==> v23: inputs <==
==> flow/design.v <==
`timescale 1ns/10ps
module  SOBEL(clk,reset,busy,ready,iaddr,idata,cdata_rd,cdata_wr,caddr_rd,caddr_wr,cwr,crd,csel	);
	input clk,reset;
	input ready;
	input [7:0] idata;
	input [7:0] cdata_rd;
	output reg busy;
	output reg [16:0] iaddr;
	output reg [7:0] cdata_wr;
	output [15:0] caddr_rd;
	output reg [15:0] caddr_wr;
	output reg cwr;
	output crd;
	output reg [1:0] csel;
	assign caddr_rd = 16'd0;
	assign crd = 1'b0;
	localparam IDLE = 2'd0, READ = 2'd1, WRITE = 2'd2, DONE = 2'd3;
	reg [1:0] state;
	reg [3:0] count;
	reg [16:0] count_iaddr;    
	reg [16:0] w_count;        
	reg [71:0] pixel_value;    
	reg [7:0] sobel_x;
	wire [71:0] win = {idata, pixel_value[63:0]};
	wire [7:0] p0 = win[7:0],   p1 = win[15:8],  p2 = win[23:16];
	wire [7:0] p3 = win[31:24], p5 = win[47:40];
	wire [7:0] p6 = win[55:48], p7 = win[63:56], p8 = win[71:64];
	wire signed [11:0] gx = $signed({4'b0, p0}) + $signed({3'b0, p3, 1'b0}) + $signed({4'b0, p6})
	                      - $signed({3'b0, p5, 1'b0}) - $signed({4'b0, p2}) - $signed({4'b0, p8});
	wire signed [11:0] gy_r = $signed({4'b0, pixel_value[7:0]}) + $signed({3'b0, pixel_value[15:8], 1'b0}) + $signed({4'b0, pixel_value[23:16]})
	                        - $signed({3'b0, pixel_value[63:56], 1'b0}) - $signed({4'b0, pixel_value[55:48]}) - $signed({4'b0, pixel_value[71:64]});
	function [7:0] clamp(input signed [11:0] v);
		if (v > 255) clamp = 8'd255;
		else if (v < 0) clamp = 8'd0;
		else clamp = v[7:0];
	endfunction
	wire [8:0] temp_combine = sobel_x + cdata_wr + 9'd1;
	always @(posedge clk)
	begin
		if (reset) begin
			state <= IDLE;
			busy <= 1'b0;
			cwr <= 1'b0;
			csel <= 2'b00;
			count <= 4'd0;
			iaddr <= 17'd0;
			count_iaddr <= 17'd0;
			w_count <= 17'd0;
			caddr_wr <= 16'd0;
			cdata_wr <= 8'd0;
		end
		else begin
			case (state)
			IDLE: begin
				if (ready) begin
					busy <= 1'b1;
					state <= READ;
					count <= 4'd0;
					count_iaddr <= 17'd0;
					iaddr <= 17'd0;
					w_count <= 17'd0;
				end
			end
			READ: begin
				pixel_value[count*8 +: 8] <= idata;
				if (count == 4'd8) begin
					cwr <= 1'b1;
					csel <= 2'b01;
					cdata_wr <= clamp(gx);
					sobel_x <= clamp(gx);
					caddr_wr <= w_count[15:0];
					state <= WRITE;
				end
				else begin
					if (count == 4'd2 || count == 4'd5)
						iaddr <= iaddr + 17'd256;
					else
						iaddr <= iaddr + 17'd1;
					count <= count + 4'd1;
				end
			end
			WRITE: begin
				if (csel == 2'b01) begin
					csel <= 2'b10;
					cdata_wr <= clamp(gy_r);
				end
				else if (csel == 2'b10) begin
					csel <= 2'b11;
					cdata_wr <= temp_combine[8:1];
				end
				else begin
					cwr <= 1'b0;
					csel <= 2'b00;
					count <= 4'd0;
					w_count <= w_count + 17'd1;
					if (w_count == 17'd65535) begin
						busy <= 1'b0;
						state <= DONE;
					end
					else begin
						state <= READ;
						if (count_iaddr % 258 == 255) begin
							count_iaddr <= count_iaddr + 17'd3;
							iaddr <= count_iaddr + 17'd3;
						end
						else begin
							count_iaddr <= count_iaddr + 17'd1;
							iaddr <= count_iaddr + 17'd1;
						end
					end
				end
			end
			default: ;
			endcase
		end
	end
endmodule
==> flow/run.sh <==
#!/bin/bash
# the make line also repeats each setting of config.mk as NAME=value (left out here)
make -C /OpenROAD-flow-scripts/flow DESIGN_CONFIG=/design/flow/config.mk WORK_HOME=/design/flow/orfs CLKGATE_MAP_FILE= finish
==> flow/config.mk <==
export PLATFORM = sky130hd
export DESIGN_NAME = SOBEL
export DESIGN_NICKNAME = SOBEL
export VERILOG_FILES = /design/flow/design.v
export SDC_FILE = /design/flow/constraint.sdc
export NUM_CORES = 4
export LEC_CHECK = 0
export ABC_AREA = 1
export CAP_MARGIN = 20
export CORE_ASPECT_RATIO = 0.5
export CORE_MARGIN = 2
export CORE_UTILIZATION = 62
export CTS_CLUSTER_DIAMETER = 62
export CTS_CLUSTER_SIZE = 14
export SLEW_MARGIN = 20
==> flow/constraint.sdc <==
create_clock -name core_clock -period 4.47 [get_ports {clk}]
set_input_delay 0.8940 -clock core_clock [delete_from_list [all_inputs] [get_ports {clk}]]
set_output_delay 0.8940 -clock core_clock [all_outputs]
set_load 0.01 [all_outputs]
==> v6: changes against v23 <==
- ABC_AREA: 1 -> unset
- CTS_CLUSTER_DIAMETER: 62 -> unset
- CTS_CLUSTER_SIZE: 14 -> unset
==> v10: changes against v23 <==
- ABC_AREA: 1 -> unset
- CORE_ASPECT_RATIO: 0.5 -> unset
- CORE_UTILIZATION: 62 -> 40
- CTS_CLUSTER_DIAMETER: 62 -> unset
- CTS_CLUSTER_SIZE: 14 -> unset
==> flow/constraint.sdc (replaced) <==
create_clock -name core_clock -period 9.6 [get_ports {clk}]
set_input_delay 1.9200 -clock core_clock [delete_from_list [all_inputs] [get_ports {clk}]]
set_output_delay 1.9200 -clock core_clock [all_outputs]
set_load 0.01 [all_outputs]
==> out/metrics.yaml <==
warnings: 45
violations: "negative setup slack"
clk_pin_slew_worst_paths_ns: 0.08
ys_types: 101
rr_worst_depth: 36
setup_viol: 48
setup_ws_ns: -4.34
status: "failed layout checks"
Source of the figures above: v6

==> out/metrics.yaml <==
ys_types: 52
place_area_sq_um: 15300
setup_ws_ns: -3.82
setup_viol: 32
violations: "negative setup slack"
rr_worst_depth: 66
warnings: 44
clk_pin_slew_worst_paths_ns: 0.07
status: "failed layout checks"
Source of the figures above: v23

==> out/metrics.yaml <==
setup_viol: 0
status: "complete, no violations"
rr_worst_depth: 39
warnings: 39
setup_ws_ns: 0.447
Source of the figures above: v10

